==> design.v <==
module signed_mult_1_17 (out, a, b);
	output 	signed  [17:0]	out;
	input 	signed	[17:0] 	a;
	input 	signed	[17:0] 	b;
	wire 	signed	[35:0]	mult_out;
	assign mult_out = a * b;
	assign out = {mult_out[35], mult_out[33:17]};
endmodule
module OneNode(output signed [17:0] u_2_mid,    
	       input clock,		        
	       input reset,		        
	       input signed [17:0] u_hit_mid,   
	       input signed [17:0] u_1_right,   
	       input signed [17:0] u_1_left,     
	       input signed [17:0] u_1_up,      
	       input signed [17:0] u_1_down    
);  
    reg signed [17:0] u_0_mid_temp;		 
    reg signed [17:0] u_1_mid_temp, u_1_right_temp, u_1_left_temp, u_1_up_temp, u_1_down_temp; 
    wire signed [17:0] temp1,temp2, temp3, temp4;
    parameter [17:0] rho = (1<<17)/20; 
    parameter [17:0] eta = (999<<17)/1000;
    always @ (posedge clock) 
    begin
	if (reset == 0)
	begin
	    u_1_mid_temp = u_hit_mid; 
	    u_0_mid_temp = u_1_mid_temp; 
	    u_1_right_temp = 0; 
	    u_1_left_temp = 0;
	    u_1_up_temp = 0;
	    u_1_down_temp = 0;
   	end
        else
	begin
	    u_0_mid_temp = u_1_mid_temp;  
            u_1_mid_temp = u_2_mid;	   
	    u_1_right_temp = u_1_right;   
	    u_1_left_temp = u_1_left;	   
	    u_1_up_temp = u_1_up;         
	    u_1_down_temp = u_1_down;     
	end
    end
    assign  temp1 = u_1_up_temp + u_1_down_temp + u_1_right_temp + u_1_left_temp - (u_1_mid_temp<<<2);
    signed_mult_1_17 mult_1(.out(temp2),
			    .a(temp1),
                            .b(rho)); 
    assign  temp4 = temp2 + (u_1_mid_temp<<<1) - temp3;
    signed_mult_1_17 mult_2(.out(temp3),
			    .a(u_0_mid_temp),
                            .b(eta)); 
    signed_mult_1_17 mult_3(.out(u_2_mid),
			    .a(temp4),
                            .b(eta)); 
endmodule
module multNodes
#(parameter SIZE = 10)
(output signed [SIZE*SIZE*18-1:0] u_2_mid,    
 input clock,
 input reset,		        
 input signed [SIZE*SIZE*18-1:0] u_hit_mid,   
 input signed [SIZE*SIZE*18-1:0] u_1_right,   
 input signed [SIZE*SIZE*18-1:0] u_1_left,     
 input signed [SIZE*SIZE*18-1:0] u_1_up,      
 input signed [SIZE*SIZE*18-1:0] u_1_down     
);
    genvar i,j,k;
    generate
	for (k = 1; k < SIZE-1; k = k + 1) begin: side
		OneNode nodeUp(.u_2_mid(u_2_mid[(((0)*SIZE+(k))*18) +: 18]),
			       .clock(clock),
		               .reset(reset),
	                       .u_hit_mid(u_hit_mid[(((0)*SIZE+(k))*18) +: 18]),
	                       .u_1_right(u_1_right[(((0)*SIZE+(k+1))*18) +: 18]),
	                       .u_1_left(u_1_left[(((0)*SIZE+(k-1))*18) +: 18]),
	                       .u_1_up(18'sd0),
	       	               .u_1_down(u_1_down[(((1)*SIZE+(k))*18) +: 18]));
		OneNode nodeDown(.u_2_mid(u_2_mid[(((SIZE-1)*SIZE+(k))*18) +: 18]),
			         .clock(clock),
		                 .reset(reset),
	                         .u_hit_mid(u_hit_mid[(((SIZE-1)*SIZE+(k))*18) +: 18]),
	                         .u_1_right(u_1_right[(((SIZE-1)*SIZE+(k+1))*18) +: 18]),
	                         .u_1_left(u_1_left[(((SIZE-1)*SIZE+(k-1))*18) +: 18]),
	                         .u_1_up(u_1_up[(((SIZE-2)*SIZE+(k))*18) +: 18]),
	       	                 .u_1_down(18'sd0));
		OneNode nodeLeft(.u_2_mid(u_2_mid[(((k)*SIZE+(0))*18) +: 18]),
			         .clock(clock),
		                 .reset(reset),
	                         .u_hit_mid(u_hit_mid[(((k)*SIZE+(0))*18) +: 18]),
	                         .u_1_right(u_1_right[(((k)*SIZE+(1))*18) +: 18]),
	                         .u_1_left(18'sd0),
	                         .u_1_up(u_1_up[(((k-1)*SIZE+(0))*18) +: 18]),
	       	                 .u_1_down(u_1_down[(((k+1)*SIZE+(0))*18) +: 18]));
		OneNode nodeRight(.u_2_mid(u_2_mid[(((k)*SIZE+(SIZE-1))*18) +: 18]),
			         .clock(clock),
		                 .reset(reset),
	                         .u_hit_mid(u_hit_mid[(((k)*SIZE+(SIZE-1))*18) +: 18]),
	                         .u_1_right(18'sd0),
	                         .u_1_left(u_1_left[(((k)*SIZE+(SIZE-2))*18) +: 18]),
	                         .u_1_up(u_1_up[(((k+1)*SIZE+(SIZE-1))*18) +: 18]),
	       	                 .u_1_down(u_1_down[(((k-1)*SIZE+(SIZE-1))*18) +: 18]));
	end
    endgenerate
    generate
	for (k = 0; k < SIZE; k = k + 10) begin: corner
		OneNode UpLeftCorner(.u_2_mid(u_2_mid[(((0)*SIZE+(k))*18) +: 18]),
			             .clock(clock),
		                     .reset(reset),
	                             .u_hit_mid(u_hit_mid[(((0)*SIZE+(k))*18) +: 18]),
	                             .u_1_right(u_1_right[(((0)*SIZE+(k+1))*18) +: 18]),
	                             .u_1_left(18'sd0),
	                             .u_1_up(18'sd0),
	       	                     .u_1_down(u_1_down[(((1)*SIZE+(k))*18) +: 18]));
		OneNode UpRightCorner(.u_2_mid(u_2_mid[(((k)*SIZE+(SIZE-1))*18) +: 18]),
			             .clock(clock),
		                     .reset(reset),
	                             .u_hit_mid(u_hit_mid[(((k)*SIZE+(SIZE-1))*18) +: 18]),
	                             .u_1_right(18'sd0),
	                             .u_1_left(u_1_left[(((k)*SIZE+(SIZE-2))*18) +: 18]),
	                             .u_1_up(18'sd0),
	       	                     .u_1_down(u_1_down[(((k+1)*SIZE+(SIZE-1))*18) +: 18]));
		OneNode DownLeftCorner(.u_2_mid(u_2_mid[(((SIZE-1)*SIZE+(k))*18) +: 18]),
			               .clock(clock),
		                       .reset(reset),
	                               .u_hit_mid(u_hit_mid[(((SIZE-1)*SIZE+(k))*18) +: 18]),
	                               .u_1_right(u_1_right[(((SIZE-1)*SIZE+(k+1))*18) +: 18]),
	                               .u_1_left(18'sd0),
	                               .u_1_up(u_1_up[(((SIZE-2)*SIZE+(k))*18) +: 18]),
	       	                      .u_1_down(18'sd0));
		OneNode DownRightCorner(.u_2_mid(u_2_mid[(((SIZE-1)*SIZE+(SIZE-1))*18) +: 18]),
			                .clock(clock),
		                        .reset(reset),
	                                .u_hit_mid(u_hit_mid[(((SIZE-1)*SIZE+(SIZE-1))*18) +: 18]),
	                                .u_1_right(18'sd0),
	                                .u_1_left(u_1_left[(((SIZE-1)*SIZE+(SIZE-2))*18) +: 18]),
	                                .u_1_up(u_1_up[(((SIZE-2)*SIZE+(SIZE-1))*18) +: 18]),
	       	                        .u_1_down(18'sd0));
	end
    endgenerate
    generate
	for (i = 1; i < SIZE-1; i = i + 1) begin: row
	    for (j = 1; j < SIZE-1; j = j + 1) begin: col
		OneNode node(.u_2_mid(u_2_mid[(((i)*SIZE+(j))*18) +: 18]),
			     .clock(clock),
		             .reset(reset),
	                     .u_hit_mid(u_hit_mid[(((i)*SIZE+(j))*18) +: 18]),
	                     .u_1_right(u_1_right[(((i)*SIZE+(j+1))*18) +: 18]),
	                     .u_1_left(u_1_left[(((i)*SIZE+(j-1))*18) +: 18]),
	                     .u_1_up(u_1_up[(((i-1)*SIZE+(j))*18) +: 18]),
	       	             .u_1_down(u_1_down[(((i+1)*SIZE+(j))*18) +: 18]));
	    end
	end
    endgenerate
endmodule
module drum_grid
(input clock,
 input reset,                      
 input  [3*3*18-1:0] u_hit,        
 output [3*3*18-1:0] u_out         
);
    localparam SIZE = 3;
    wire signed [SIZE*SIZE*18-1:0] u_2_mid;
    multNodes #(.SIZE(SIZE)) grid(.u_2_mid(u_2_mid),
		  .clock(clock),
 	          .reset(reset),
 	          .u_hit_mid(u_hit),
 	          .u_1_right(u_2_mid),
 	          .u_1_left(u_2_mid),
 	          .u_1_up(u_2_mid),
 	          .u_1_down(u_2_mid));
    assign u_out = u_2_mid;
endmodule
==> run.sh <==
#!/bin/bash
# the make line also repeats each setting of config.mk as NAME=value (left out here)
make -C /OpenROAD-flow-scripts/flow DESIGN_CONFIG=/design/flow/config.mk WORK_HOME=/design/flow/orfs CLKGATE_MAP_FILE= finish
==> config.mk <==
export PLATFORM = sky130hd
export DESIGN_NAME = drum_grid
export DESIGN_NICKNAME = drum_grid
export VERILOG_FILES = /design/flow/design.v
export SDC_FILE = /design/flow/constraint.sdc
export NUM_CORES = 4
export LEC_CHECK = 0
export ABC_AREA = 1
export CAP_MARGIN = 20
export CORE_MARGIN = 2
export CORE_UTILIZATION = 72
export CTS_CLUSTER_DIAMETER = 237
export GPL_TIMING_DRIVEN = 1
export MAX_ROUTING_LAYER = met5
export PLACE_DENSITY_LB_ADDON = 0.01
export SLEW_MARGIN = 20
export TNS_END_PERCENT = 75
==> constraint.sdc <==
create_clock -name core_clock -period 18.2 [get_ports {clock}]
set_input_delay 3.6400 -clock core_clock [delete_from_list [all_inputs] [get_ports {clock}]]
set_output_delay 3.6400 -clock core_clock [all_outputs]
set_load 0.01 [all_outputs]
==> changes_impl.md, run 1 <==
### Implementation results

- IO Port Bufs: 325
- Row count: 195
- Seq/Total Area, Yosys: 0.0479
- Syn_area_per_cell: 8.89 um2
- Clock Tree Root: clkbuf_16
- Synth cell count leaders: inv_1 (7043), fa_1 (4292), ha_1 (3215)
- TritonCTS sink count: 486
- AND-OR/OR-AND Cells, Area Fraction: 0.0674
- Adder Area Share: 0.621
- Ys flops: 486
- Yosys chip area: 203000 um2
- Fp util: 0.722
- Dominant kind of combinational cell: adder cells
- CTS buffer count: 68
- Synth Instances: 22.8k
- Run Error: [ERROR GRT-0232] Routing congestion too high. Check the congestion heatmap in the GUI.
- Mux share: 0.000222
- Grt ovf: 1335
- Cells in synth_stat.txt: 22.8k
- FFs w/ async S/R, synth: 0
- CTS Buffer Depth: 3
- Outcome: stopped before the end
- IO Pins: 326
- Simple Share, Synth: 0.0852
- Halt Stage: 5_1_grt
- Die x size: 535 um
- GRT Overall Usage: 0.816
- Core area: 282000 um2
- Placed Cells: 29.8k
- Synth warnings: 1
- Placer Congestion: 1.05
- Post-synth top area cell: fa_1
- H-tree Lvls: 3
- Die Area: 286000 um2
- DPL Wire Length: 600 mm
- Unique cell types: 67
- Synth top cell by count: inv_1
- Area share, top type: 0.423
- EDFF count, synth: 0
- Most used DFF post-synth: dfxtp_1
- Floorplan Nets: 30.5k
- Die height: 535 um
- Top cells by area: fa_1 (42%), ha_1 (20%), inv_1 (13%)
- Netlist Area Pre-Place: 203000 um2
- Synth Area in XOR/XNOR: 0.0453
-- timing repair --
| action | in CTS |
|---|---|
| resized | 996 |
| setup endpoints to repair | 162 |
| hold buffers | 0 |
| pin swaps | 274 |
| endpoints found under the hold margin | 0 |
| buffers inserted | 111 |
-- per-layer routing --
layer / GRT usage / GRT overflow
met1: 0.811 / 108
met4: 0.790 / 460
met3: 0.703 / 84
met2: 0.948 / 673
met5: 0.533 / 10
-- per-stage QoR --
step                       util  worst slack, ps  area (um2)
after floorplan               -             39.2      203000
after global placement    0.829             -799      233000
after detailed placement  0.829            -1150      233000
after CTS                 0.855             -715      241000
==> run 2, diff against run 1 <==
Settings changed: ABC_AREA 1 to unset, CORE_ASPECT_RATIO set to 0.92, CORE_UTILIZATION 72 to 61, CTS_CLUSTER_DIAMETER 237 to 38, CTS_CLUSTER_SIZE set to 48, GPL_TIMING_DRIVEN 1 to unset, MAX_ROUTING_LAYER met5 to unset, PLACE_DENSITY_LB_ADDON 0.01 to unset, SETUP_SLACK_MARGIN set to 3.7, TNS_END_PERCENT 75 to 10.
Clock period 18.2 ns to 13.7 ns, I/O delays scaled along.
==> changes_impl.md, run 2 <==
### Changed

- Worst EP arrival: 16640 ps
- Ys flops: 486
- DR pass1 iterations: 7
- Non-Filler Instances: 29.4k
- Critical Path RT: 10960 ps
- Synth Area in XOR/XNOR: 0.0489
- Fmax achieved: 51.6 MHz
- Setup crit end: u_out[143]
- Placer Congestion: 1.01
- Log Warnings: 294
- Grt ovf: 0
- 1st-iter DRT viols: 9795
- Hold_sp: grid.corner[0].UpLeftCorner.u_1_mid_temp[17]$_DFF_P_
- FFs w/ async S/R, synth: 0
- Dominant kind of combinational cell: adder cells
- CP max-delay cell: fa_1
- Netlist Area Pre-Place: 195000 um2
- Max_cap viols: 0
- DRT met1 WL: 259 mm
- IO Port Bufs: 325
- WP buf/inv: 18
- Fill cells: 20.9k
- Area share, top type: 0.442
- Synth warnings: 1
- GRT Overall Usage: 0.380
- Post-Route WL: 595 mm
- Hold slack: 424 ps
- Routed wl met3: 46.4 mm
- Unique cell types: 107
- H-tree Lvls: 4
- Seq/Total Area, Yosys: 0.0500
- Via density: 5.17
- Placed Cells: 28.8k
- Clock Tree Root: clkbuf_16
- RR Startpoint: grid.side[1].nodeDown.u_1_mid_temp[1]$_DFF_P_
- Antenna viol nets, final: 0
- Failing Checks: setup timing
- Floorplan Nets: 27.3k
- Logic area: 168000 um2
- Min Tclk post-route: 19380 ps
- EDFF count, synth: 0
- CTS Hold Bufs: 0
- CP delay by family, top: adder cells
- IO Pins: 326
- Critical Path Start Type: register
- RSZ-0062 raised after global routing: true
- Slew margin rel.: 0.228
- Worst hold path class: reg2reg
- Crit-path max FO: 7
- TritonCTS sink count: 486
- CP max stage delay: 610 ps
- Max layer used: met5
- CTS Buffer Depth: 4
- Antenna violations before repair: 41
- Largest net degree at the start of global routing: 97
- Area growth from synthesis to layout: 30.6%
- Hold path depth: 2
- Adder Area Share: 0.648
- Layout Utilization: 0.802
- Core area: 317000 um2
- Final Slew Violations: 0
- Residual DRC: 0
- Final setup violation count: 486
- Simple Share, Synth: 0.0543
- Row count: 198
- Post-synth top area cell: fa_1
- Most used DFF post-synth: dfxtp_1
- AND-OR/OR-AND Cells, Area Fraction: 0.0644
- Period utilization: 1.41
- Hold path endpoint: grid.corner[0].UpLeftCorner.u_0_mid_temp[17]$_DFF_P_
- WP depth: 71
- Routed wl met2: 263 mm
- Synth Instances: 19.7k
- Synth cell count leaders: inv_1 (6226), fa_1 (4292), ha_1 (3215)
- CP Capture Type: primary output
- TritonCTS clock tree: done
- Clk latency of the worst-skew pair: 870 ps
- Fp util: 0.614
- CP Class: reg2out
- Mux share: 0.0108
- Nets: 32.7k
- Number of global-route vias before repair: 164k
- Die x size: 593 um
- Measured slew at the worst slew-check pin: 1150 ps
- Worst setup path startpoint: grid.side[1].nodeDown.u_1_mid_temp[1]$_DFF_P_
- Setup WS pre-CTS: -5930 ps
- DPL Wire Length: 531 mm
- DR vias: 152k
- Reg area: 9780 um2
- Die Area: 324000 um2
- R2r endpoint: grid.side[1].nodeDown.u_1_mid_temp[16]$_DFF_P_
- DR WL/cell: 20.3 um
- Die height: 546 um
- Clk_skew: 53.6 ps
- Outcome: finished with violations
- Global-route wire length before repair: 929 mm
- Top cells by area: fa_1 (44%), ha_1 (21%), inv_1 (12%)
- Reg-to-reg slack, setup: -2590 ps
- Post-route setup slack: -5680 ps
- CTS buffer count: 143
- Crit path top cell by count: fa_1
- Reg2reg path depth: 73
- Cells in synth_stat.txt: 19.7k
- Final Hold Viols: 0
- Syn_area_per_cell: 9.90 um2
- Clk pin slew, worst setup/hold paths: 40 ps
- Synth top cell by count: inv_1
- Yosys chip area: 195000 um2
[run 2: stage by stage]
stage	setup TNS [ps]	area (um2)
after global routing	-1751080	254000
after floorplan	-902210	197000
after detailed placement	-1522920	242000
after global placement	-1426670	242000
final	-1461940	254000
after CTS	-1413640	252000
[run 2: layout make-up]
cell class,count,share of cell area
multi-input cells,12800,0.660
repair buffers,5362,0.168
inverters,6235,0.0924
flip-flops and latches,486,0.0385
well taps,4200,0.0207
clock buffers,173,0.0154
clock inverters,84,0.00434
diodes,28,0.000276
[run 2: what timing repair did]
action                     4_1_cts  5_1_grt
setup endpoints to repair      486      486
gates resized                  952      472
pin swaps                      547      414
buffers inserted               203       92
[run 2: routing by layer]
metal	GRT usage	up-vias
met5	0	-
met4	0.133	28
met3	0.0716	952
met2	0.581	4375
met1	0.543	76100
li1	-	70200
==> run 3, diff against run 2 <==
Settings changed: ABC_AREA set to 1, CORE_ASPECT_RATIO 0.92 to unset, CORE_UTILIZATION 61 to 72, CTS_CLUSTER_DIAMETER 38 to 248, CTS_CLUSTER_SIZE 48 to 73, GPL_TIMING_DRIVEN set to 1, MAX_ROUTING_LAYER set to met5, PLACE_DENSITY_LB_ADDON set to 0.01, SETUP_SLACK_MARGIN 3.7 to 4.61, SLEW_MARGIN 20 to 10, TNS_END_PERCENT 10 to 75.
Clock period 13.7 ns to 16.6 ns, I/O delays scaled along.
==> changes_impl.md, run 3 <==
### Implementation results

- Outcome: stopped before the end
- Halt Stage: 5_1_grt
- Run Error: [ERROR GRT-0116] Global routing finished with congestion. Check the congestion regions in the DRC Viewer.
- DPL Wire Length: 643 mm
- Syn_area_per_cell: 8.89 um2
- Post-synth top area cell: fa_1
- Clock Tree Root: clkbuf_16
- Grt ovf: 462
- Synth Instances: 22.8k
- FFs w/ async S/R, synth: 0
- Mux share: 0.000222
- Simple Share, Synth: 0.0852
- AND-OR/OR-AND Cells, Area Fraction: 0.0674
- Seq/Total Area, Yosys: 0.0479
- Dominant kind of combinational cell: adder cells
- Top cells by area: fa_1 (42%), ha_1 (20%), inv_1 (13%)
- Floorplan Nets: 30.5k
- Die height: 535 um
- Adder Area Share: 0.621
- Synth top cell by count: inv_1
- Cells in synth_stat.txt: 22.8k
- CTS buffer count: 14
- Placed Cells: 30.7k
- Ys flops: 486
- Setup WS pre-CTS: -2290 ps
- CTS Buffer Depth: 3
- Netlist Area Pre-Place: 203000 um2
- Fp util: 0.722
- Synth cell count leaders: inv_1 (7043), fa_1 (4292), ha_1 (3215)
- IO Port Bufs: 325
- Most used DFF post-synth: dfxtp_1
- Core area: 282000 um2
- Area share, top type: 0.423
- Synth warnings: 1
- Synth Area in XOR/XNOR: 0.0453
- Die x size: 535 um
- H-tree Lvls: 1
- IO Pins: 326
- Unique cell types: 67
- Placer Congestion: 1.08
- Post-DP Area: 245000 um2
- EDFF count, synth: 0
- Row count: 195
- Die Area: 286000 um2
- Yosys chip area: 203000 um2
- CTS Hold Bufs: 0
- TritonCTS sink count: 486
- GRT Overall Usage: 0.697
[run 3: through the flow]
step	hold slack, ps	TNS (ps)
floorplan	403	-8100
global placement	408	-189100
detailed placement	429	-262630
CTS	462	-316710
[run 3: timing repair]
item                       in CTS
setup buffers                 229
setup endpoints to repair     486
gates resized                1207
pin swaps                     501
[run 3: metal layers]
metal / GRT overflow / track usage
met2: 247 / 0.892
met3: 16 / 0.503
met5: 1 / 0.252
met1: 10 / 0.706
met4: 188 / 0.676
==> run 4, diff against run 3 <==
Settings changed: ABC_AREA 1 to unset, CAP_MARGIN 20 to 40, CORE_ASPECT_RATIO set to 0.71, CTS_CLUSTER_DIAMETER 248 to unset, CTS_CLUSTER_SIZE 73 to unset, GPL_TIMING_DRIVEN 1 to unset, MAX_ROUTING_LAYER met5 to unset, PLACE_DENSITY set to 0.64, PLACE_DENSITY_LB_ADDON 0.01 to unset, SETUP_SLACK_MARGIN 4.61 to -1.04, SLEW_MARGIN 10 to 20, TNS_END_PERCENT 75 to unset.
Clock period 16.6 ns to 18.2 ns, I/O delays scaled along.
==> changes_impl.md, run 4 <==
### Implementation results

- Synth top cell by count: inv_1
- DPL Wire Length: 573 mm
- Area share, top type: 0.442
- Seq/Total Area, Yosys: 0.0500
- CTS Hold Bufs: 0
- Yosys chip area: 195000 um2
- FFs w/ async S/R, synth: 0
- Core area: 268000 um2
- Row count: 160
- CTS Buffer Depth: 3
- Setup WS pre-CTS: -2740 ps
- Synth cell count leaders: inv_1 (6226), fa_1 (4292), ha_1 (3215)
- GRT Overall Usage: 0.710
- Grt ovf: 585
- Outcome: stopped before the end
- Halt Stage: 5_1_grt
- Most used DFF post-synth: dfxtp_1
- Mux share: 0.0108
- Synth Area in XOR/XNOR: 0.0489
- H-tree Lvls: 3
- Synth warnings: 1
- Synth Instances: 19.7k
- IO Port Bufs: 325
- Adder Area Share: 0.648
- Syn_area_per_cell: 9.90 um2
- Die Area: 274000 um2
- Netlist Area Pre-Place: 195000 um2
- Post-synth top area cell: fa_1
- Top cells by area: fa_1 (44%), ha_1 (21%), inv_1 (12%)
- Die height: 442 um
- Unique cell types: 107
- AND-OR/OR-AND Cells, Area Fraction: 0.0644
- Placed Cells: 27.1k
- Die x size: 621 um
- TritonCTS sink count: 486
- Simple Share, Synth: 0.0543
- Run Error: [ERROR GRT-0232] Routing congestion too high. Check the congestion heatmap in the GUI.
- Ys flops: 486
- EDFF count, synth: 0
- Floorplan Nets: 27.3k
- IO Pins: 326
- CTS buffer count: 67
- Fp util: 0.725
- Clock Tree Root: clkbuf_16
- Cells in synth_stat.txt: 19.7k
- Placer Congestion: 1.05
- Dominant kind of combinational cell: adder cells
- Post-DP Area: 231000 um2
[run 4: layer usage]
layer  track usage  overflow
met1         0.765        65
met3         0.551        76
met2         0.859       264
met4         0.589       174
met5         0.357         6
[run 4: what timing repair did]
action                                  4_1_cts
pin swaps                                   649
endpoints found under the setup margin      162
resized                                    1390
buffers inserted                            309
==> run 5, diff against run 4 <==
Settings changed: CAP_MARGIN 40 to 20, CORE_ASPECT_RATIO 0.71 to unset, CORE_UTILIZATION 72 to 66, CTS_CLUSTER_DIAMETER set to 289, GPL_TIMING_DRIVEN set to 1, MAX_ROUTING_LAYER set to met5, PLACE_DENSITY 0.64 to unset, SETUP_SLACK_MARGIN -1.04 to 5.0, TNS_END_PERCENT set to 75.
Clock period 18.2 ns to 16.1 ns, I/O delays scaled along.
==> changes_impl.md, run 5 <==
### Changed

- Most used DFF post-synth: dfxtp_1
- Setup crit end: u_out[89]
- Clk_skew: 50.1 ps
- Synth warnings: 1
- Fill cells: 16.2k
- Layout Utilization: 0.859
- Die Area: 299000 um2
- CP Capture Type: primary output
- Largest net degree at the start of global routing: 75
- Post-synth top area cell: fa_1
- CP max-delay cell: fa_1
- Failing Checks: setup timing
- Worst hold path class: reg2reg
- Yosys chip area: 195000 um2
- Final Hold Viols: 0
- Period utilization: 1.23
- Area share, top type: 0.442
- Reg-to-reg slack, setup: -3090 ps
- Reg2reg path depth: 102
- Synth cell count leaders: inv_1 (6226), fa_1 (4292), ha_1 (3215)
- Fp util: 0.663
- Via density: 5.41
- DPL Wire Length: 528 mm
- TritonCTS clock tree: done
- Critical Path Start Type: register
- EDFF count, synth: 0
- Worst EP arrival: 16610 ps
- Worst setup path startpoint: grid.corner[0].UpRightCorner.u_1_down_temp[2]$_SDFF_PN0_
- 1st-iter DRT viols: 11.1k
- Final setup violation count: 197
- DR vias: 156k
- Outcome: finished with violations
- IO Pins: 326
- CTS buffer count: 69
- Syn_area_per_cell: 9.90 um2
- Antenna violations before repair: 65
- Die x size: 547 um
- Hold_sp: grid.corner[0].DownLeftCorner.u_1_mid_temp[16]$_DFF_P_
- Seq/Total Area, Yosys: 0.0500
- Top cells by area: fa_1 (44%), ha_1 (21%), inv_1 (12%)
- AND-OR/OR-AND Cells, Area Fraction: 0.0644
- Non-Filler Instances: 28.8k
- Nets: 32.4k
- Dominant kind of combinational cell: adder cells
- IO Port Bufs: 325
- Synth Area in XOR/XNOR: 0.0489
- Simple Share, Synth: 0.0543
- Max_cap viols: 0
- Mux share: 0.0108
- Crit-path max FO: 4
- Cells in synth_stat.txt: 19.7k
- RSZ-0062 raised after global routing: true
- Crit path top cell by count: fa_1
- Clk pin slew, worst setup/hold paths: 70 ps
- WP depth: 66
- TritonCTS sink count: 486
- Number of global-route vias before repair: 171k
- Hold path depth: 2
- Unique cell types: 107
- Area growth from synthesis to layout: 29.6%
- Adder Area Share: 0.648
- GRT Overall Usage: 0.414
- Row count: 199
- Final Slew Violations: 0
- DR WL/cell: 21.3 um
- CP max stage delay: 630 ps
- Residual DRC: 0
- Ys flops: 486
- R2r endpoint: grid.corner[0].DownLeftCorner.u_1_mid_temp[10]$_DFF_P_
- Critical Path RT: 12880 ps
- Netlist Area Pre-Place: 195000 um2
- Floorplan Nets: 27.3k
- Min Tclk post-route: 19830 ps
- Placed Cells: 28.2k
- CP Class: reg2out
- Grt ovf: 0
- RR Startpoint: grid.corner[0].UpLeftCorner.u_1_down_temp[2]$_SDFF_PN0_
- Global-route wire length before repair: 943 mm
- Core area: 294000 um2
- Synth top cell by count: inv_1
- CTS Buffer Depth: 3
- Fmax achieved: 50.4 MHz
- Die height: 547 um
- Measured slew at the worst slew-check pin: 989 ps
- WP buf/inv: 12
- Synth Instances: 19.7k
- Placer Congestion: 1.01
- Clock Tree Root: clkbuf_16
- Slew margin rel.: 0.336
- CP delay by family, top: adder cells
- Post-Route WL: 614 mm
- FFs w/ async S/R, synth: 0
- Hold path endpoint: grid.corner[0].DownLeftCorner.u_0_mid_temp[16]$_DFF_P_
- DR pass1 iterations: 6
- Antenna viol nets, final: 0
- Log Warnings: 296
- H-tree Lvls: 3
- CTS Hold Bufs: 0
- Clk latency of the worst-skew pair: 730 ps
- Post-route setup slack: -3730 ps
## run 5: final cells by class
type	count	area, um2	area share
diodes	35	87.6	0.000347
clock buffers	79	1810	0.00720
clock inverters	45	587	0.00233
inverters	6235	23500	0.0931
multi-input cells	12800	171000	0.677
flip-flops and latches	486	9790	0.0388
well taps	3919	4900	0.0194
repair buffers	5191	40900	0.162
## run 5: per-stage QoR
stage	worst slack, ps	hold slack, ps	setup TNS [ps]	instance area (um2)
after global routing	-4260	473	-628430	252000
after detailed placement	-3460	418	-428140	241000
after floorplan	-2460	396	-208480	199000
after global placement	-3170	419	-389350	241000
final	-3730	458	-500310	252000
after CTS	-3470	430	-466460	249000
## run 5: repair_timing
item | 4_1_cts | 5_1_grt
buffers inserted | 285 | 128
setup endpoints to repair | 486 | 486
pin swaps | 481 | 335
gates resized | 1044 | 493
## run 5: per-layer routing
| metal | global-route usage | share of wire |
|---|---|---|
| met5 | 0 | 0.00064 |
| met1 | 0.536 | 0.38 |
| met4 | 0.216 | 0.068 |
| met2 | 0.657 | 0.46 |
| met3 | 0.0883 | 0.089 |
==> run 6, diff against run 5 <==
Settings changed: ABC_AREA set to 1, CAP_MARGIN 20 to 40, CORE_ASPECT_RATIO set to 0.5, CORE_UTILIZATION 66 to 72, CTS_CLUSTER_DIAMETER 289 to 374, CTS_CLUSTER_SIZE set to 95, GPL_TIMING_DRIVEN 1 to unset, MAX_ROUTING_LAYER met5 to unset, PLACE_DENSITY set to 0.4, SETUP_SLACK_MARGIN 5.0 to 2.8, TNS_END_PERCENT 75 to unset.
Clock period 16.1 ns to 9.44 ns, I/O delays scaled along.
==> changes_impl.md, run 6 <==
### Implementation results

- Synth cell count leaders: inv_1 (7043), fa_1 (4292), ha_1 (3215)
- Fp util: 0.726
- CTS buffer count: 9
- Setup WS pre-CTS: -7980 ps
- Syn_area_per_cell: 8.89 um2
- IO Port Bufs: 325
- Simple Share, Synth: 0.0852
- Cells in synth_stat.txt: 22.8k
- Most used DFF post-synth: dfxtp_1
- Grt ovf: 1536
- Clock Tree Root: clkbuf_16
- Ys flops: 486
- Synth Instances: 22.8k
- IO Pins: 326
- Halt Stage: 5_1_grt
- Dominant kind of combinational cell: adder cells
- Die x size: 755 um
- Die height: 380 um
- AND-OR/OR-AND Cells, Area Fraction: 0.0674
- H-tree Lvls: 1
- Unique cell types: 67
- CTS Buffer Depth: 3
- Synth warnings: 1
- Synth Area in XOR/XNOR: 0.0453
- DPL Wire Length: 708 mm
- CTS Hold Bufs: 0
- Run Error: [ERROR GRT-0116] Global routing finished with congestion. Check the congestion regions in the DRC Viewer.
- Floorplan Nets: 30.5k
- TritonCTS sink count: 486
- GRT Overall Usage: 0.811
- Area share, top type: 0.423
- EDFF count, synth: 0
- Core area: 280000 um2
- Mux share: 0.000222
- Yosys chip area: 203000 um2
- Adder Area Share: 0.621
- Placer Congestion: 1.09
- Top cells by area: fa_1 (42%), ha_1 (20%), inv_1 (13%)
- Outcome: stopped before the end
- Post-synth top area cell: fa_1
- FFs w/ async S/R, synth: 0
- Row count: 137
- Placed Cells: 32.0k
- Synth top cell by count: inv_1
- Netlist Area Pre-Place: 203000 um2
- Die Area: 287000 um2
- Seq/Total Area, Yosys: 0.0479
run 6: per-stage QoR:
| stage | instance area (um2) | utilization |
|---|---|---|
| after floorplan | 209000 | - |
| after global placement | 257000 | 0.920 |
| after detailed placement | 257000 | 0.920 |
| after CTS | 263000 | 0.941 |
run 6: what timing repair did:
action,CTS
pin swaps,483
cloned,0
resized,1035
setup buffers,178
endpoints found under the setup margin,486
run 6: per-layer routing:
layer  track usage  GRT overflow
met5         0.410             4
met4         0.794           559
met3         0.695            66
met2         0.956           838
met1         0.804            69
==> run 7, diff against run 6 <==
Settings changed: ABC_AREA 1 to unset, CAP_MARGIN 40 to 20, CORE_UTILIZATION 72 to 51, CTS_CLUSTER_DIAMETER 374 to unset, CTS_CLUSTER_SIZE 95 to unset, GPL_ROUTABILITY_DRIVEN set to 0, GPL_TIMING_DRIVEN set to 1, MAX_ROUTING_LAYER set to met5, PLACE_DENSITY 0.4 to 0.81, SETUP_SLACK_MARGIN 2.8 to unset, TNS_END_PERCENT set to 5.
Clock period 9.44 ns to 35.2 ns, I/O delays scaled along.
==> changes_impl.md, run 7 <==
### Changed

- Setup crit end: u_out[29]
- Fill cells: 31.1k
- CTS Hold Bufs: 0
- Floorplan Nets: 27.3k
- Period utilization: 0.795
- DR WL/cell: 21.6 um
- Synth cell count leaders: inv_1 (6226), fa_1 (4292), ha_1 (3215)
- Hold path depth: 1
- Dominant kind of combinational cell: adder cells
- AND-OR/OR-AND Cells, Area Fraction: 0.0644
- Clk pin slew, worst setup/hold paths: 60 ps
- Via density: 5.47
- Number of global-route vias before repair: 153k
- Post CTS Setup Buffer Count: 0
- DRT met1 WL: 198 mm
- Simple Share, Synth: 0.0543
- Critical Path Start Type: register
- Setup WS pre-CTS: 8640 ps
- Ys flops: 486
- CP delay by family, top: adder cells
- Yosys chip area: 195000 um2
- Hold slack: 457 ps
- Die Area: 387000 um2
- Synth Instances: 19.7k
- Mux share: 0.0108
- Final setup violation count: 0
- TritonCTS sink count: 486
- CTS buffer count: 61
- Netlist Area Pre-Place: 195000 um2
- Grt ovf: 0
- Global-route wire length before repair: 855 mm
- CP max-delay cell: xnor2_1
- EDFF count, synth: 0
- Post-synth top area cell: fa_1
- Residual DRC: 0
- DR pass1 iterations: 8
- Antenna viol nets, final: 0
- Crit-path max FO: 10
- Hold path endpoint: grid.side[1].nodeRight.u_0_mid_temp[17]$_DFF_P_
- Die height: 441 um
- Final Slew Violations: 0
- Largest net degree at the start of global routing: 105
- CP max stage delay: 930 ps
- Min Tclk post-route: 28000 ps
- Log Warnings: 294
- Antenna violations before repair: 121
- Most used DFF post-synth: dfxtp_1
- Adder Area Share: 0.648
- Cells in synth_stat.txt: 19.7k
- Logic area: 161000 um2
- CP Capture Type: primary output
- Clock Tree Root: clkbuf_16
- DR vias: 138k
- Die x size: 878 um
- Reg area: 9740 um2
- Post-Route WL: 545 mm
- RR Startpoint: grid.side[1].nodeUp.u_1_mid_temp[0]$_DFF_P_
- Routed wl met3: 58.5 mm
- Slew margin rel.: 0.101
- Reg-to-reg slack, setup: 15230 ps
- Seq/Total Area, Yosys: 0.0500
- TritonCTS clock tree: done
- DPL Wire Length: 486 mm
- GRT Overall Usage: 0.286
- Cts repair resizes: 0
- Row count: 160
- Syn_area_per_cell: 9.90 um2
- Fmax achieved: 35.7 MHz
- Clk latency of the worst-skew pair: 810 ps
- FFs w/ async S/R, synth: 0
- Core area: 380000 um2
- CP Class: reg2out
- Clk_skew: 67.7 ps
- CTS Buffer Depth: 3
- Synth top cell by count: inv_1
- Crit path top cell by count: fa_1
- IO Port Bufs: 325
- Post-route setup slack: 7200 ps
- RSZ-0062 raised after global routing: false
- Setup_tns: 0 ps
- Max_cap viols: 0
- Max layer used: met5
- Area share, top type: 0.442
- Unique cell types: 107
- 1st-iter DRT viols: 11.3k
- R2r endpoint: grid.side[1].nodeUp.u_1_mid_temp[11]$_DFF_P_
- Nets: 27.7k
- WP buf/inv: 13
- Worst setup path startpoint: grid.side[1].nodeUp.u_1_mid_temp[0]$_DFF_P_
- Synth Area in XOR/XNOR: 0.0489
- Final Hold Viols: 0
- Hold_sp: grid.side[1].nodeRight.u_1_mid_temp[17]$_DFF_P_
- Worst hold path class: reg2reg
- IO Pins: 326
- H-tree Lvls: 2
- Worst EP arrival: 20960 ps
- Reg2reg path depth: 67
- WP depth: 66
- Synth warnings: 1
- Critical Path RT: 28160 ps
- Fp util: 0.512
- Routed wl met2: 242 mm
- Top cells by area: fa_1 (44%), ha_1 (21%), inv_1 (12%)
- Measured slew at the worst slew-check pin: 1340 ps
- Outcome: no timing/DRC/antenna violations
- Area growth from synthesis to layout: 6.34%
-- run 7: area by class of cell --
type | instances | share of cell area
multi-input combinational | 12800 | 0.778
timing repair buffer | 424 | 0.0194
antenna | 89 | 0.00108
clock buffer | 69 | 0.00782
tap | 5103 | 0.0309
sequential | 486 | 0.0471
inverter | 6235 | 0.113
clock inverter | 45 | 0.00238
-- run 7: per-stage QoR --
stage,utilization,cells,area [um2]
after global placement,0.538,25000,204000
after CTS,0.544,25100,207000
final,0.545,25200,207000
after detailed placement,0.538,25000,205000
after floorplan,-,19700,195000
after global routing,0.544,25200,207000
-- run 7: per-layer routing --
layer | vias to the layer above | global-route usage
li1 | 60200 | -
met1 | 69500 | 0.343
met2 | 6218 | 0.449
met3 | 1959 | 0.0860
met4 | 96 | 0.191
met5 | - | 0
==> run 8, diff against run 7 <==
Settings changed: CORE_ASPECT_RATIO 0.5 to unset, CORE_UTILIZATION 51 to 22, CTS_CLUSTER_DIAMETER set to 356, GPL_ROUTABILITY_DRIVEN 0 to unset, GPL_TIMING_DRIVEN 1 to unset, PLACE_DENSITY 0.81 to 0.37, SETUP_SLACK_MARGIN set to 5.0, SLEW_MARGIN 20 to 0, TNS_END_PERCENT 5 to unset.
Clock period 35.2 ns to 38.6 ns, I/O delays scaled along.
==> changes_impl.md, run 8 <==
### Changed

- Seq/Total Area, Yosys: 0.0500
- DR vias: 127k
- R2r endpoint: grid.row[1].col[1].node.u_1_mid_temp[17]$_DFF_P_
- TritonCTS clock tree: done
- Syn_area_per_cell: 9.90 um2
- Unique cell types: 107
- Core area: 882000 um2
- Synth top cell by count: inv_1
- Reg-to-reg slack, setup: 18380 ps
- Outcome: no timing/DRC/antenna violations
- Final setup violation count: 0
- Die x size: 944 um
- Floorplan Nets: 27.3k
- Hold path endpoint: grid.side[1].nodeRight.u_0_mid_temp[16]$_DFF_P_
- Setup WS pre-CTS: 10540 ps
- H-tree Lvls: 3
- Placer Congestion: 0.878
- Measured slew at the worst slew-check pin: 1180 ps
- CP max-delay cell: fa_1
- Max_cap viols: 0
- CTS Buffer Depth: 4
- CTS Hold Bufs: 0
- Global-route wire length before repair: 979 mm
- Min Tclk post-route: 28900 ps
- Setup_tns: 0 ps
- Most used DFF post-synth: dfxtp_1
- Area growth from synthesis to layout: 11.5%
- CTS buffer count: 86
- Fill cells: 95.2k
- Grt ovf: 0
- Cells in synth_stat.txt: 19.7k
- WP depth: 70
- Adder Area Share: 0.648
- Clk latency of the worst-skew pair: 880 ps
- CP Capture Type: primary output
- EDFF count, synth: 0
- DPL Wire Length: 602 mm
- TritonCTS sink count: 486
- Mux share: 0.0108
- Cts repair resizes: 0
- Final Hold Viols: 0
- Residual DRC: 0
- Clock Tree Root: clkbuf_16
- Critical Path Start Type: register
- Post-synth top area cell: fa_1
- Number of global-route vias before repair: 142k
- CP Class: reg2out
- Dominant kind of combinational cell: adder cells
- Ys flops: 486
- Fp util: 0.221
- Slew margin rel.: 0.213
- Critical Path RT: 30880 ps
- Netlist Area Pre-Place: 195000 um2
- Hold_sp: grid.side[1].nodeRight.u_1_mid_temp[16]$_DFF_P_
- Antenna violations before repair: 86
- WP buf/inv: 15
- Post CTS Setup Buffer Count: 0
- Log Warnings: 289
- Reg area: 9740 um2
- Synth warnings: 1
- Fmax achieved: 34.6 MHz
- Row count: 345
- Setup crit end: u_out[89]
- DR pass1 iterations: 6
- GRT Overall Usage: 0.149
- Top cells by area: fa_1 (44%), ha_1 (21%), inv_1 (12%)
- Final Slew Violations: 0
- Die Area: 892000 um2
- Via density: 3.96
- Logic area: 161000 um2
- IO Pins: 326
- Post-route setup slack: 9700 ps
- FFs w/ async S/R, synth: 0
- Crit-path max FO: 30
- Post-Route WL: 655 mm
- Period utilization: 0.749
- Area share, top type: 0.442
- CP delay by family, top: adder cells
- Worst setup path startpoint: grid.row[1].col[1].node.u_1_mid_temp[1]$_DFF_P_
- IO Port Bufs: 325
- Largest net degree at the start of global routing: 54
- Worst hold path class: reg2reg
- RR Startpoint: grid.row[1].col[1].node.u_1_mid_temp[1]$_DFF_P_
- Nets: 27.8k
- Antenna viol nets, final: 0
- Synth Instances: 19.7k
- Crit path top cell by count: fa_1
- CP max stage delay: 800 ps
- RSZ-0062 raised after global routing: false
- Hold path depth: 2
- Yosys chip area: 195000 um2
- Synth cell count leaders: inv_1 (6226), fa_1 (4292), ha_1 (3215)
- Clk_skew: 98.2 ps
- 1st-iter DRT viols: 5162
- Simple Share, Synth: 0.0543
- Layout Utilization: 0.246
- Die height: 944 um
- DR WL/cell: 20.5 um
- Worst EP arrival: 21180 ps
- Reg2reg path depth: 71
- Synth Area in XOR/XNOR: 0.0489
- AND-OR/OR-AND Cells, Area Fraction: 0.0644
- Clk pin slew, worst setup/hold paths: 80 ps
run 8: per-stage QoR:
stage | cell area, um2 | hold slack (ps) | instances
after floorplan | 195000 | 396 | 19700
after global placement | 214000 | 437 | 31800
after detailed placement | 214000 | 449 | 31800
after CTS | 217000 | 419 | 32000
after global routing | 217000 | 442 | 32000
final | 217000 | 431 | 32000
run 8: final cells by class:
class                   count  area share
well taps               11800      0.0680
repair buffers            526      0.0220
diodes                     34    0.000392
clock buffers             102      0.0107
multi-input cells       12800       0.743
inverters                6235       0.108
flip-flops and latches    486      0.0449
clock inverters            48     0.00295
run 8: per-layer routing:
layer,vias up,track usage,routed length [um]
met5,-,0,32
met4,6,0.0299,17100
met3,340,0.0118,18100
met2,1377,0.261,322000
met1,64700,0.202,298000
li1,60400,-,-
==> run 9, diff against run 8 <==
Settings changed: CORE_UTILIZATION 22 to 72, CTS_CLUSTER_DIAMETER 356 to unset, CTS_CLUSTER_SIZE set to 86, GPL_TIMING_DRIVEN set to 1, PLACE_DENSITY 0.37 to 0.65, SETUP_SLACK_MARGIN 5.0 to -1.08, SLEW_MARGIN 0 to 20, TNS_END_PERCENT set to 75.
Clock period 38.6 ns to 15.2 ns, I/O delays scaled along.
==> changes_impl.md, run 9 <==
### Implementation results

- Outcome: stopped before the end
- Halt Stage: 5_1_grt
- Run Error: [ERROR GRT-0116] Global routing finished with congestion. Check the congestion regions in the DRC Viewer.
- GRT Overall Usage: 0.775
- EDFF count, synth: 0
- Mux share: 0.0108
- Dominant kind of combinational cell: adder cells
- Synth cell count leaders: inv_1 (6226), fa_1 (4292), ha_1 (3215)
- FFs w/ async S/R, synth: 0
- Row count: 190
- Synth warnings: 1
- CTS Buffer Depth: 3
- DPL Wire Length: 607 mm
- Grt ovf: 424
- Floorplan Nets: 27.3k
- Die Area: 274000 um2
- IO Pins: 326
- H-tree Lvls: 3
- Top cells by area: fa_1 (44%), ha_1 (21%), inv_1 (12%)
- Cells in synth_stat.txt: 19.7k
- CTS buffer count: 69
- Post-synth top area cell: fa_1
- Syn_area_per_cell: 9.90 um2
- Simple Share, Synth: 0.0543
- AND-OR/OR-AND Cells, Area Fraction: 0.0644
- Synth Instances: 19.7k
- Area share, top type: 0.442
- Most used DFF post-synth: dfxtp_1
- Die x size: 524 um
- Netlist Area Pre-Place: 195000 um2
- IO Port Bufs: 325
- Seq/Total Area, Yosys: 0.0500
- Yosys chip area: 195000 um2
- Synth Area in XOR/XNOR: 0.0489
- TritonCTS sink count: 486
- Placer Congestion: 1.06
- Core area: 268000 um2
- Clock Tree Root: clkbuf_16
- Ys flops: 486
- Adder Area Share: 0.648
- Die height: 524 um
- Unique cell types: 107
- Fp util: 0.725
- Setup WS pre-CTS: -5060 ps
- Synth top cell by count: inv_1
==> run 9: stage by stage <==
stage                     area [um2]  instances  TNS, ps  utilization
after floorplan               199000      19700  -336850            -
after global placement        242000      27900  -577540        0.900
after detailed placement      242000      27900  -825220        0.900
after CTS                     248000      28200  -853120        0.923
==> run 9: what timing repair did <==
item | CTS
pin swaps | 401
hold buffers | 0
setup buffers | 208
cloned | 0
resized | 809
endpoints found under the setup margin | 290
==> run 9: layer usage <==
| layer | GRT usage | overflow |
|---|---|---|
| met5 | 0.402 | 4 |
| met3 | 0.651 | 42 |
| met4 | 0.753 | 176 |
| met1 | 0.769 | 24 |
| met2 | 0.925 | 178 |
==> run 10, diff against run 9 <==
Settings changed: CTS_CLUSTER_SIZE 86 to unset, GPL_TIMING_DRIVEN 1 to unset, MAX_ROUTING_LAYER met5 to unset, PLACE_DENSITY 0.65 to 0.92, SETUP_SLACK_MARGIN -1.08 to unset, TNS_END_PERCENT 75 to unset.
Clock period 15.2 ns to 20.5 ns, I/O delays scaled along.
==> changes_impl.md, run 10 <==
### Implementation results

- Outcome: stopped before the end
- Halt Stage: 5_1_grt
- Run Error: [ERROR GRT-0232] Routing congestion too high. Check the congestion heatmap in the GUI.
- Clock Tree Root: clkbuf_16
- Simple Share, Synth: 0.0543
- Setup WS pre-CTS: -1030 ps
- AND-OR/OR-AND Cells, Area Fraction: 0.0644
- Die height: 524 um
- TritonCTS sink count: 486
- IO Pins: 326
- H-tree Lvls: 3
- Synth Instances: 19.7k
- CTS Buffer Depth: 3
- Area share, top type: 0.442
- Post-DP Area: 211000 um2
- Adder Area Share: 0.648
- Synth top cell by count: inv_1
- Syn_area_per_cell: 9.90 um2
- Dominant kind of combinational cell: adder cells
- Synth Area in XOR/XNOR: 0.0489
- Placer Congestion: 1.05
- IO Port Bufs: 325
- Most used DFF post-synth: dfxtp_1
- Die Area: 274000 um2
- Unique cell types: 107
- Synth cell count leaders: inv_1 (6226), fa_1 (4292), ha_1 (3215)
- Yosys chip area: 195000 um2
- Synth warnings: 1
- Seq/Total Area, Yosys: 0.0500
- Core area: 268000 um2
- Cells in synth_stat.txt: 19.7k
- Post-synth top area cell: fa_1
- Grt ovf: 246
- CTS buffer count: 68
- Netlist Area Pre-Place: 195000 um2
- GRT Overall Usage: 0.652
- Die x size: 524 um
- Row count: 190
- Top cells by area: fa_1 (44%), ha_1 (21%), inv_1 (12%)
- DPL Wire Length: 499 mm
- Placed Cells: 24.5k
- Mux share: 0.0108
- Fp util: 0.725
- EDFF count, synth: 0
- Floorplan Nets: 27.3k
- Ys flops: 486
- CTS Hold Bufs: 0
- FFs w/ async S/R, synth: 0
==> run 10: timing repair <==
item / 4_1_cts
gates resized: 822
endpoints found under the setup margin: 154
buffers inserted: 197
hold endpoints to repair: 0
pin swaps: 407
==> run 10: per-layer routing <==
metal  GRT overflow  track usage
met5              2        0.270
met2             97        0.823
met1             22        0.664
met3             22        0.503
met4            103        0.581
==> run 10: stage by stage <==
stage,util
2_1_floorplan,-
3_3_place_gp,0.786
3_5_place_dp,0.786
4_1_cts,0.811
==> run 11, diff against run 10 <==
Settings changed: CAP_MARGIN 20 to 35, CTS_CLUSTER_DIAMETER set to 340, CTS_CLUSTER_SIZE set to 99, PLACE_DENSITY 0.92 to unset, PLACE_DENSITY_LB_ADDON set to 0.09.
Clock period 20.5 ns to 14.7 ns, I/O delays scaled along.
==> changes_impl.md, run 11 <==
### Implementation results

- Placer Congestion: 1.07
- Core area: 268000 um2
- Row count: 190
- CTS Hold Bufs: 0
- Outcome: stopped before the end
- Synth top cell by count: inv_1
- IO Pins: 326
- Adder Area Share: 0.648
- CTS buffer count: 10
- Synth warnings: 1
- Dominant kind of combinational cell: adder cells
- Fp util: 0.725
- Mux share: 0.0108
- Setup WS pre-CTS: -5070 ps
- Synth Instances: 19.7k
- Top cells by area: fa_1 (44%), ha_1 (21%), inv_1 (12%)
- Run Error: [ERROR GRT-0116] Global routing finished with congestion. Check the congestion regions in the DRC Viewer.
- H-tree Lvls: 1
- AND-OR/OR-AND Cells, Area Fraction: 0.0644
- Halt Stage: 5_1_grt
- Floorplan Nets: 27.3k
- EDFF count, synth: 0
- Most used DFF post-synth: dfxtp_1
- Post-synth top area cell: fa_1
- TritonCTS sink count: 486
- Die Area: 274000 um2
- DPL Wire Length: 603 mm
- Die height: 524 um
- GRT Overall Usage: 0.673
- Unique cell types: 107
- Syn_area_per_cell: 9.90 um2
- CTS Buffer Depth: 3
- Simple Share, Synth: 0.0543
- Seq/Total Area, Yosys: 0.0500
- FFs w/ async S/R, synth: 0
- Area share, top type: 0.442
- Ys flops: 486
- IO Port Bufs: 325
- Synth cell count leaders: inv_1 (6226), fa_1 (4292), ha_1 (3215)
- Netlist Area Pre-Place: 195000 um2
- Cells in synth_stat.txt: 19.7k
- Yosys chip area: 195000 um2
- Placed Cells: 28.0k
- Post-DP Area: 242000 um2
- Synth Area in XOR/XNOR: 0.0489
- Grt ovf: 10
- Clock Tree Root: clkbuf_16
- Die x size: 524 um
run 11: per-stage QoR:
| stage | hold slack, ps | util |
|---|---|---|
| 3_5_place_dp | 423 | 0.900 |
| 2_1_floorplan | 396 | - |
| 4_1_cts | 455 | 0.927 |
| 3_3_place_gp | 407 | 0.900 |
run 11: repair_timing:
action | in CTS
buffers inserted | 375
pin swaps | 653
resized | 1298
endpoints found under the hold margin | 0
endpoints found under the setup margin | 486
run 11: layer usage:
metal / GRT overflow / global-route usage
met5: 0 / 0.180
met4: 5 / 0.688
met3: 1 / 0.463
met2: 4 / 0.891
met1: 0 / 0.660
==> run 12, diff against run 11 <==
Settings changed: CAP_MARGIN 35 to 20, CTS_CLUSTER_DIAMETER 340 to unset, CTS_CLUSTER_SIZE 99 to unset, GPL_TIMING_DRIVEN set to 1, MAX_ROUTING_LAYER set to met5, PLACE_DENSITY_LB_ADDON 0.09 to unset, SETUP_SLACK_MARGIN set to -1.07, TNS_END_PERCENT set to 75.
Clock period 14.7 ns to 17.6 ns, I/O delays scaled along.
==> changes_impl.md, run 12 <==
### Implementation results

- Seq/Total Area, Yosys: 0.0500
- H-tree Lvls: 3
- Unique cell types: 107
- Synth Area in XOR/XNOR: 0.0489
- Die Area: 274000 um2
- Fp util: 0.725
- Yosys chip area: 195000 um2
- Placed Cells: 27.2k
- Most used DFF post-synth: dfxtp_1
- CTS buffer count: 72
- Cells in synth_stat.txt: 19.7k
- EDFF count, synth: 0
- Synth warnings: 1
- Floorplan Nets: 27.3k
- IO Port Bufs: 325
- IO Pins: 326
- Ys flops: 486
- Synth Instances: 19.7k
- CTS Buffer Depth: 3
- TritonCTS sink count: 486
- Die height: 524 um
- Row count: 190
- DPL Wire Length: 548 mm
- Run Error: [ERROR GRT-0232] Routing congestion too high. Check the congestion heatmap in the GUI.
- Outcome: stopped before the end
- GRT Overall Usage: 0.664
- Top cells by area: fa_1 (44%), ha_1 (21%), inv_1 (12%)
- Placer Congestion: 1.04
- Mux share: 0.0108
- Synth top cell by count: inv_1
- Netlist Area Pre-Place: 195000 um2
- Halt Stage: 5_1_grt
- Core area: 268000 um2
- Die x size: 524 um
- Post-synth top area cell: fa_1
- Dominant kind of combinational cell: adder cells
- Area share, top type: 0.442
- Clock Tree Root: clkbuf_16
- Adder Area Share: 0.648
- Synth cell count leaders: inv_1 (6226), fa_1 (4292), ha_1 (3215)
- Simple Share, Synth: 0.0543
- FFs w/ async S/R, synth: 0
- Syn_area_per_cell: 9.90 um2
- AND-OR/OR-AND Cells, Area Fraction: 0.0644
- Post-DP Area: 233000 um2
- Grt ovf: 218
- CTS Hold Bufs: 0
==> run 12: repair_timing <==
item / in CTS
endpoints found under the hold margin: 0
endpoints found under the setup margin: 162
buffers inserted: 223
pin swaps: 548
resized: 1014
==> run 12: metal layers <==
| layer | GRT usage | overflow |
|---|---|---|
| met1 | 0.671 | 9 |
| met2 | 0.889 | 109 |
| met3 | 0.420 | 11 |
| met4 | 0.688 | 86 |
| met5 | 0.111 | 3 |
==> run 12: through the flow <==
step	setup WS [ps]	TNS, ps	hold WS [ps]
after floorplan	-1230	-84450	396
after CTS	-2740	-314060	447
after detailed placement	-2760	-314260	415
after global placement	-2310	-249790	407
==> run 13, diff against run 12 <==
Settings changed: ABC_AREA set to 1, CTS_CLUSTER_DIAMETER set to 254, CTS_CLUSTER_SIZE set to 75, GPL_TIMING_DRIVEN 1 to unset, MAX_ROUTING_LAYER met5 to unset, PLACE_DENSITY_LB_ADDON set to 0.08, SETUP_SLACK_MARGIN -1.07 to 4.93, SLEW_MARGIN 20 to 5, TNS_END_PERCENT 75 to unset.
Clock period 17.6 ns to 16.8 ns, I/O delays scaled along.
==> changes_impl.md, run 13 <==
### Implementation results

- FFs w/ async S/R, synth: 0
- Seq/Total Area, Yosys: 0.0479
- Top cells by area: fa_1 (42%), ha_1 (20%), inv_1 (13%)
- Fp util: 0.722
- Mux share: 0.000222
- Yosys chip area: 203000 um2
- DPL Wire Length: 622 mm
- Run Error: [ERROR GRT-0116] Global routing finished with congestion. Check the congestion regions in the DRC Viewer.
- Synth Instances: 22.8k
- Post-DP Area: 242000 um2
- Halt Stage: 5_1_grt
- Synth top cell by count: inv_1
- CTS buffer count: 13
- Netlist Area Pre-Place: 203000 um2
- EDFF count, synth: 0
- Row count: 195
- Unique cell types: 67
- Clock Tree Root: clkbuf_16
- Adder Area Share: 0.621
- Dominant kind of combinational cell: adder cells
- Cells in synth_stat.txt: 22.8k
- AND-OR/OR-AND Cells, Area Fraction: 0.0674
- Die height: 535 um
- Synth Area in XOR/XNOR: 0.0453
- Area share, top type: 0.423
- Core area: 282000 um2
- Simple Share, Synth: 0.0852
- CTS Buffer Depth: 3
- Synth warnings: 1
- GRT Overall Usage: 0.730
- TritonCTS sink count: 486
- Post-synth top area cell: fa_1
- Setup WS pre-CTS: -1980 ps
- H-tree Lvls: 1
- Placer Congestion: 1.06
- Most used DFF post-synth: dfxtp_1
- Placed Cells: 30.6k
- CTS Hold Bufs: 0
- Outcome: stopped before the end
- Floorplan Nets: 30.5k
- Ys flops: 486
- Die x size: 535 um
- Grt ovf: 348
- IO Pins: 326
- Synth cell count leaders: inv_1 (7043), fa_1 (4292), ha_1 (3215)
- Die Area: 286000 um2
- Syn_area_per_cell: 8.89 um2
- IO Port Bufs: 325
## run 13: metrics by stage
stage,utilization
after global placement,0.861
after floorplan,-
after detailed placement,0.861
after CTS,0.905
## run 13: repair_timing
action | CTS
pin swaps | 927
resized | 2269
setup buffers | 421
setup endpoints to repair | 486
## run 13: layer usage
layer / overflow / track usage
met1: 17 / 0.735
met2: 165 / 0.917
met3: 37 / 0.553
met4: 128 / 0.707
met5: 1 / 0.258
==> run 14, diff against run 13 <==
Settings changed: ABC_AREA 1 to unset, CORE_UTILIZATION 72 to 64, CTS_CLUSTER_DIAMETER 254 to 38, CTS_CLUSTER_SIZE 75 to 48, PLACE_DENSITY_LB_ADDON 0.08 to unset, SETUP_SLACK_MARGIN 4.93 to -1.63, SLEW_MARGIN 5 to 20.
Clock period 16.8 ns to 21.7 ns, I/O delays scaled along.
==> changes_impl.md, run 14 <==
### Changed

- Clock Tree Root: clkbuf_16
- R2r endpoint: grid.side[1].nodeDown.u_1_mid_temp[16]$_DFF_P_
- Clk_skew: 69.2 ps
- Via density: 5.37
- Post-synth top area cell: fa_1
- Largest net degree at the start of global routing: 73
- Final setup violation count: 103
- Worst EP arrival: 18170 ps
- Synth top cell by count: inv_1
- EDFF count, synth: 0
- Fp util: 0.643
- DR vias: 131k
- Measured slew at the worst slew-check pin: 1170 ps
- CP Capture Type: primary output
- CTS Buffer Depth: 4
- Max_cap viols: 0
- Row count: 202
- Post-DP Area: 205000 um2
- Top cells by area: fa_1 (44%), ha_1 (21%), inv_1 (12%)
- Outcome: finished with violations
- H-tree Lvls: 4
- Slew margin rel.: 0.216
- Hold path endpoint: grid.corner[0].UpLeftCorner.u_0_mid_temp[17]$_DFF_P_
- GRT Overall Usage: 0.356
- Global-route wire length before repair: 828 mm
- Residual DRC: 0
- IO Port Bufs: 325
- Post-route setup slack: -810 ps
- Fill cells: 24.4k
- Reg2reg path depth: 66
- Setup_tns: -33270 ps
- TritonCTS sink count: 486
- Non-Filler Instances: 24.5k
- Reg-to-reg slack, setup: 4420 ps
- Logic area: 161000 um2
- Ys flops: 486
- Post-layout instance area: 211000 um2
- Placed Cells: 24.2k
- DPL Wire Length: 475 mm
- Clk pin slew, worst setup/hold paths: 40 ps
- Period utilization: 1.04
- Most used DFF post-synth: dfxtp_1
- CP delay by family, top: adder cells
- Final Slew Violations: 0
- Unique cell types: 107
- Simple Share, Synth: 0.0543
- Worst setup path startpoint: grid.corner[0].UpLeftCorner.u_1_down_temp[2]$_SDFF_PN0_
- AND-OR/OR-AND Cells, Area Fraction: 0.0644
- Core area: 303000 um2
- Grt ovf: 0
- Critical Path Start Type: register
- Mux share: 0.0108
- Die height: 555 um
- Failing Checks: setup timing
- Hold slack: 428 ps
- Synth cell count leaders: inv_1 (6226), fa_1 (4292), ha_1 (3215)
- 1st-iter DRT viols: 8191
- Setup crit end: u_out[15]
- Synth Area in XOR/XNOR: 0.0489
- Crit-path max FO: 5
- Critical Path RT: 17360 ps
- RSZ-0062 raised after global routing: true
- IO Pins: 326
- DR pass1 iterations: 8
- CTS buffer count: 142
- Floorplan Nets: 27.3k
- Reg area: 9740 um2
- Area growth from synthesis to layout: 8.27%
- Placer Congestion: 1.01
- Crit path top cell by count: fa_1
- Area share, top type: 0.442
- Worst hold path class: reg2reg
- Layout Utilization: 0.696
- Min Tclk post-route: 22510 ps
- Antenna viol nets, final: 0
- WP depth: 70
- Number of global-route vias before repair: 142k
- TritonCTS clock tree: done
- Final Hold Viols: 0
- CP Class: reg2out
- Hold_sp: grid.corner[0].UpLeftCorner.u_1_mid_temp[17]$_DFF_P_
- Hold path depth: 2
- RR Startpoint: grid.side[1].nodeDown.u_1_mid_temp[0]$_DFF_P_
- Synth Instances: 19.7k
- Post-Route WL: 525 mm
- FFs w/ async S/R, synth: 0
- Clk latency of the worst-skew pair: 840 ps
- Antenna violations before repair: 30
- Yosys chip area: 195000 um2
- Nets: 28.0k
- Adder Area Share: 0.648
- CP max-delay cell: clkdlybuf4s50_1
- Seq/Total Area, Yosys: 0.0500
- Synth warnings: 1
- Cells in synth_stat.txt: 19.7k
- Dominant kind of combinational cell: adder cells
- WP buf/inv: 12
- Die x size: 555 um
- Syn_area_per_cell: 9.90 um2
- DR WL/cell: 21.5 um
- Fmax achieved: 44.4 MHz
- Log Warnings: 292
- Netlist Area Pre-Place: 195000 um2
- Die Area: 308000 um2
- CP max stage delay: 630 ps
- Setup WS pre-CTS: -260 ps
## run 14: area by class of cell
cell class | count | share of cell area
antenna | 29 | 0.000344
clock buffer | 165 | 0.0181
clock inverter | 90 | 0.00611
inverter | 6235 | 0.111
multi-input combinational | 12800 | 0.765
sequential | 486 | 0.0462
tap | 3978 | 0.0236
timing repair buffer | 700 | 0.0291
## run 14: what timing repair did
item,in CTS,in global routing
hold endpoints to repair,0,0
gates resized,0,51
endpoints found under the setup margin,0,45
setup buffers,0,12
hold buffers,0,0
## run 14: per-layer routing
metal,part of all wire,global-route usage,vias up
met5,0.00021,0,-
met4,0.047,0.136,16
met3,0.064,0.0610,842
met2,0.46,0.568,3314
met1,0.43,0.489,66400
li1,-,-,60900
==> run 15, diff against run 14 <==
Settings changed: CAP_MARGIN 20 to 40, CORE_ASPECT_RATIO set to 0.71, CORE_UTILIZATION 64 to 72, CTS_CLUSTER_DIAMETER 38 to unset, CTS_CLUSTER_SIZE 48 to unset, MAX_ROUTING_LAYER set to met4, PLACE_DENSITY set to 0.64, SETUP_SLACK_MARGIN -1.63 to 2.79.
Clock period 21.7 ns to 20.9 ns, I/O delays scaled along.
==> changes_impl.md, run 15 <==
### Changed

- Outcome: finished with violations
- Failing Checks: setup timing
- IO Port Bufs: 325
- Mux share: 0.0108
- Netlist Area Pre-Place: 195000 um2
- Measured slew at the worst slew-check pin: 969 ps
- Post-synth top area cell: fa_1
- Hold path depth: 2
- Die x size: 621 um
- CP max-delay cell: fa_1
- WP depth: 67
- Final setup violation count: 4
- Cells in synth_stat.txt: 19.7k
- DR WL/cell: 24.5 um
- TritonCTS clock tree: done
- Placer Congestion: 1.06
- Logic area: 170000 um2
- Synth top cell by count: inv_1
- Critical Path Start Type: register
- Period utilization: 1.00
- CP max stage delay: 570 ps
- Final Slew Violations: 0
- Synth Area in XOR/XNOR: 0.0489
- Reg area: 9820 um2
- Antenna violations before repair: 62
- Row count: 160
- Max_cap viols: 0
- Reg-to-reg slack, setup: 4330 ps
- DR vias: 143k
- R2r endpoint: grid.side[1].nodeUp.u_1_mid_temp[17]$_DFF_P_
- Area share, top type: 0.442
- Crit path top cell by count: fa_1
- Clock Tree Root: clkbuf_16
- Synth warnings: 1
- Worst EP arrival: 16790 ps
- Most used DFF post-synth: dfxtp_1
- Setup crit end: u_out[15]
- CP delay by family, top: adder cells
- Floorplan Nets: 27.3k
- Die height: 442 um
- Grt ovf: 0
- Clk latency of the worst-skew pair: 730 ps
- Die Area: 274000 um2
- RSZ-0062 raised after global routing: true
- H-tree Lvls: 3
- DR pass1 iterations: 9
- CTS Hold Bufs: 0
- Via density: 5.83
- DPL Wire Length: 507 mm
- CTS Buffer Depth: 3
- Worst hold path class: reg2reg
- CTS buffer count: 68
- Ys flops: 486
- Global-route wire length before repair: 884 mm
- IO Pins: 326
- Unique cell types: 107
- Clk_skew: 43.0 ps
- Dominant kind of combinational cell: adder cells
- FFs w/ async S/R, synth: 0
- Post-route setup slack: -71.4 ps
- Synth cell count leaders: inv_1 (6226), fa_1 (4292), ha_1 (3215)
- Worst setup path startpoint: grid.corner[0].UpLeftCorner.u_1_down_temp[2]$_SDFF_PN0_
- Min Tclk post-route: 20970 ps
- Fill cells: 15.7k
- Number of global-route vias before repair: 147k
- GRT Overall Usage: 0.446
- Antenna viol nets, final: 0
- Post-DP Area: 208000 um2
- Seq/Total Area, Yosys: 0.0500
- Crit-path max FO: 5
- Post-layout instance area: 221000 um2
- Simple Share, Synth: 0.0543
- Largest net degree at the start of global routing: 78
- Clk pin slew, worst setup/hold paths: 60 ps
- CP Class: reg2out
- Reg2reg path depth: 69
- RR Startpoint: grid.side[1].nodeLeft.u_1_up_temp[5]$_SDFF_PN0_
- Critical Path RT: 16720 ps
- Hold path endpoint: grid.corner[0].UpLeftCorner.u_0_mid_temp[17]$_DFF_P_
- Adder Area Share: 0.648
- Syn_area_per_cell: 9.90 um2
- Nets: 28.5k
- Post-Route WL: 602 mm
- EDFF count, synth: 0
- Log Warnings: 294
- Residual DRC: 0
- CP Capture Type: primary output
- 1st-iter DRT viols: 13.8k
- Fmax achieved: 47.7 MHz
- Hold_sp: grid.corner[0].UpLeftCorner.u_1_mid_temp[17]$_DFF_P_
- Final Hold Viols: 0
- TritonCTS sink count: 486
- Synth Instances: 19.7k
- Slew margin rel.: 0.347
- WP buf/inv: 13
- Area growth from synthesis to layout: 13.7%
- AND-OR/OR-AND Cells, Area Fraction: 0.0644
- Yosys chip area: 195000 um2
- Top cells by area: fa_1 (44%), ha_1 (21%), inv_1 (12%)
- Core area: 268000 um2
- Fp util: 0.725
run 15: repair_timing:
action,in CTS,in global routing
gates resized,638,1242
endpoints found under the setup margin,162,162
setup buffers,153,322
pin swaps,313,622
run 15: through the flow:
| stage | cells | hold WS [ps] | utilization | worst slack, ps | setup TNS, ps |
|---|---|---|---|---|---|
| after floorplan | 19700 | 396 | - | 1380 | 0 |
| after global placement | 23900 | 409 | 0.774 | -311 | -1030 |
| after detailed placement | 23900 | 410 | 0.775 | -455 | -2740 |
| after CTS | 24200 | 426 | 0.797 | 152 | 0 |
| after global routing | 24500 | 478 | 0.825 | -602 | -17440 |
| final | 24600 | 455 | 0.825 | -71.4 | -215 |
run 15: cell type report:
class | count | share of cell area
Sequential cell | 486 | 0.0444
Clock inverter | 44 | 0.00238
Antenna cell | 68 | 0.000769
Timing Repair Buffer | 1304 | 0.0487
Clock buffer | 77 | 0.00812
Multi-Input combinational cell | 12800 | 0.769
Tap cell | 3564 | 0.0202
Inverter | 6235 | 0.106
run 15: metal layers:
metal | vias up | track usage | share of wire
met1 | 72200 | 0.631 | 0.40
li1 | 61900 | - | -
met2 | 7724 | 0.598 | 0.42
met3 | 1448 | 0.157 | 0.13
met5 | - | - | 0
met4 | 0 | 0.145 | 0.048
